== quartz ==
Design execution_unit, start of the top module:
module execution_unit (
input logic clk,
input logic rst_b,
input logic req,
input logic [2:0] req_id,
input logic req_type,
input logic [63:0] req_data1,
input logic [63:0] req_data2,
output logic fifo_full,
output logic rsp,
output logic [2:0] rsp_id,
output logic [63:0] rsp_data );
Settings: LEC_CHECK=0, CAP_MARGIN=20, CORE_MARGIN=2, CORE_UTILIZATION=31, SLEW_MARGIN=20; clock period 9.79 ns.
run.sh (not shown) runs the stock make flow with config.mk's settings and CLKGATE_MAP_FILE=.
## Diff of input files: willow against quartz
diff --git a/flow/config.mk b/flow/config.mk
--- a/flow/config.mk
+++ b/flow/config.mk
@@ -10 +10,2 @@
-export CORE_UTILIZATION = 31
+export CORE_UTILIZATION = 72
+export CTS_CLUSTER_SIZE = 77
==> flow/constraint.sdc <==
create_clock -name core_clock -period 7.97 [get_ports {clk}]
set_input_delay 1.5940 -clock core_clock [delete_from_list [all_inputs] [get_ports {clk}]]
set_output_delay 1.5940 -clock core_clock [all_outputs]
set_load 0.01 [all_outputs]
==> comparison <==
[flow] willow | stages: complete | final checks: fail | reason: setup timing. Higher cell area goes to willow over quartz. [willow vs quartz] clock-pin transition on the worst setup and hold timing paths: higher in willow.
## Diff of input files: fjord against willow
diff --git a/flow/config.mk b/flow/config.mk
--- a/flow/config.mk
+++ b/flow/config.mk
@@ -8 +8,4 @@
-export CAP_MARGIN = 20
+export ABC_AREA = 1
+export CAP_MARGIN = 5
+export CELL_PAD_IN_SITES_DETAIL_PLACEMENT = 2
+export CELL_PAD_IN_SITES_GLOBAL_PLACEMENT = 3
@@ -10,2 +13,5 @@
-export CORE_UTILIZATION = 72
-export CTS_CLUSTER_SIZE = 77
+export CORE_UTILIZATION = 61
+export CTS_CLUSTER_SIZE = 37
+export GPL_ROUTABILITY_DRIVEN = 0
+export MAX_ROUTING_LAYER = met4
+export MIN_ROUTING_LAYER = met2
@@ -12,0 +19 @@
+export TNS_END_PERCENT = 55
==> flow/constraint.sdc <==
create_clock -name core_clock -period 7.27 [get_ports {clk}]
set_input_delay 1.4540 -clock core_clock [delete_from_list [all_inputs] [get_ports {clk}]]
set_output_delay 1.4540 -clock core_clock [all_outputs]
set_load 0.01 [all_outputs]
Findings:
fjord | ERROR | global placement without I/O. fjord vs willow: height of the die up. From willow to fjord the numbers moved as follows: count of instantiated cells in the yosys netlist now larger; synthesized netlist cell count now larger; chip area from the yosys synthesis statistics now larger; synthesized area now larger.

========
Setup of lane 1:
execution_unit again, from the RTL that the note above started with.
clock: 4.08 ns
lec_check: 0
abc_area: 0
cap_margin: 20
core_aspect_ratio: 0.71
core_margin: 2
core_utilization: 72
cts_cluster_size: 37
gpl_routability_driven: 1
max_routing_layer: met4
place_density_lb_addon: 0.02
setup_slack_margin: 1.19
slew_margin: 20
tns_end_percent: 5
In lane 1 the implementation completed, yet the final layout does not meet the checks, the culprit being negative setup slack.
Relative to lane 1, the following input files were edited for lane 2:
- PLACE_DENSITY_LB_ADDON no longer set, was 0.02
- TNS_END_PERCENT now 55, was 5
- CORE_ASPECT_RATIO no longer set, was 0.71
- CAP_MARGIN now 10, was 20
- SETUP_SLACK_MARGIN now 0.49, was 1.19
- PLACE_DENSITY now 0.95, previously not set
- the clock period (ns, I/O delays scaled along) now 5.54, was 4.08
Findings:
Lane 2: it failed during global routing, and the tool reported GRT-0116.
Between lane 2 and lane 1, the total CTS buffers is higher for lane 1.
Pre-placement core utilization: lane 2 vs lane 1, no meaningful difference
Lane 2 against lane 1; count of instances resized after the clock tree is built is down by more than half.
Lane 2 against lane 1: detailed placement HPWL decreased 2.1%, fraction of the mapped netlist area in simple logic gates essentially unchanged, adder and majority cell fraction of the synthesized area essentially unchanged, site row count increased 22, xor/xnor share of the synthesized area essentially unchanged.
Edits applied to the flow inputs when going from lane 2 to lane 3:
- a deleted TNS_END_PERCENT that had been 55
- a deleted PLACE_DENSITY that had been 0.95
- a deleted MAX_ROUTING_LAYER that had been met4
- an added HOLD_SLACK_MARGIN of 0.29
- a change of CTS_CLUSTER_SIZE from 37 to 75
- an added PLACE_DENSITY_LB_ADDON of 0.01
- a deleted ABC_AREA that had been 0
- a change of CAP_MARGIN from 10 to 20
- a deleted GPL_ROUTABILITY_DRIVEN that had been 1
- a change of SETUP_SLACK_MARGIN from 0.49 to 2.37
- a change of the clock period (ns, I/O delays scaled along) from 5.54 to 7.95
Findings:
Taking lane 2 as 1.0, lane 3 lands at 0.937 on routability congestion estimate. Compared with lane 2, in lane 3 area fraction in xor and xnor cells shows no meaningful change; sequential element share of the synthesized area closely matched the old numbers. Delta (lane 3 minus lane 2): core utilization before placement ~0 delta; area reported by Yosys stat ~0 delta; cell total after placement level; unique cell type count in the Yosys netlist level; cell resize tally after clock tree synthesis decreased by 7 relative to the old numbers. Post-CTS setup buffer count of lane 3 falls short of that of lane 2 by a few percent. Netlist area before placement came out exactly the same in lane 2 and lane 3. STATUS run=lane 3 STAGES=ALL_DONE FINAL_CHECKS=FAILED CAUSE=negative setup slack. Lane 3 against lane 2; half-perimeter wire length after detailed placement is down by a little under 10%.
### lane 3 -> lane 4
- clearing CTS_CLUSTER_SIZE, which used to be 75
- putting ABC_AREA at 1 where nothing was set
- swapping 0.01 for 0.14 in PLACE_DENSITY_LB_ADDON
- swapping 2.37 for 0.88 in SETUP_SLACK_MARGIN
- putting CTS_CLUSTER_DIAMETER at 202 where nothing was set
- clearing HOLD_SLACK_MARGIN, which used to be 0.29
- swapping 7.95 for 3.07 in the clock period (ns, I/O delays scaled along)
==> comparison <==
Of lane 3 and lane 4, none finishes clean.
The final report for lane 4 shows a completed flow and a layout that fails verification, specifically negative setup slack.
In lane 3 the implementation completed, yet the final layout does not meet the checks, the culprit being negative setup slack.
Lane 4 vs lane 3 — setup slack dropped 4410 ps.
On lane 4: number of logic inverters in the finished layout is 1735 higher than what lane 3 gave.
Count of clock-buffer cells in the layout, lane 4 vs lane 3: down by a little under 10%
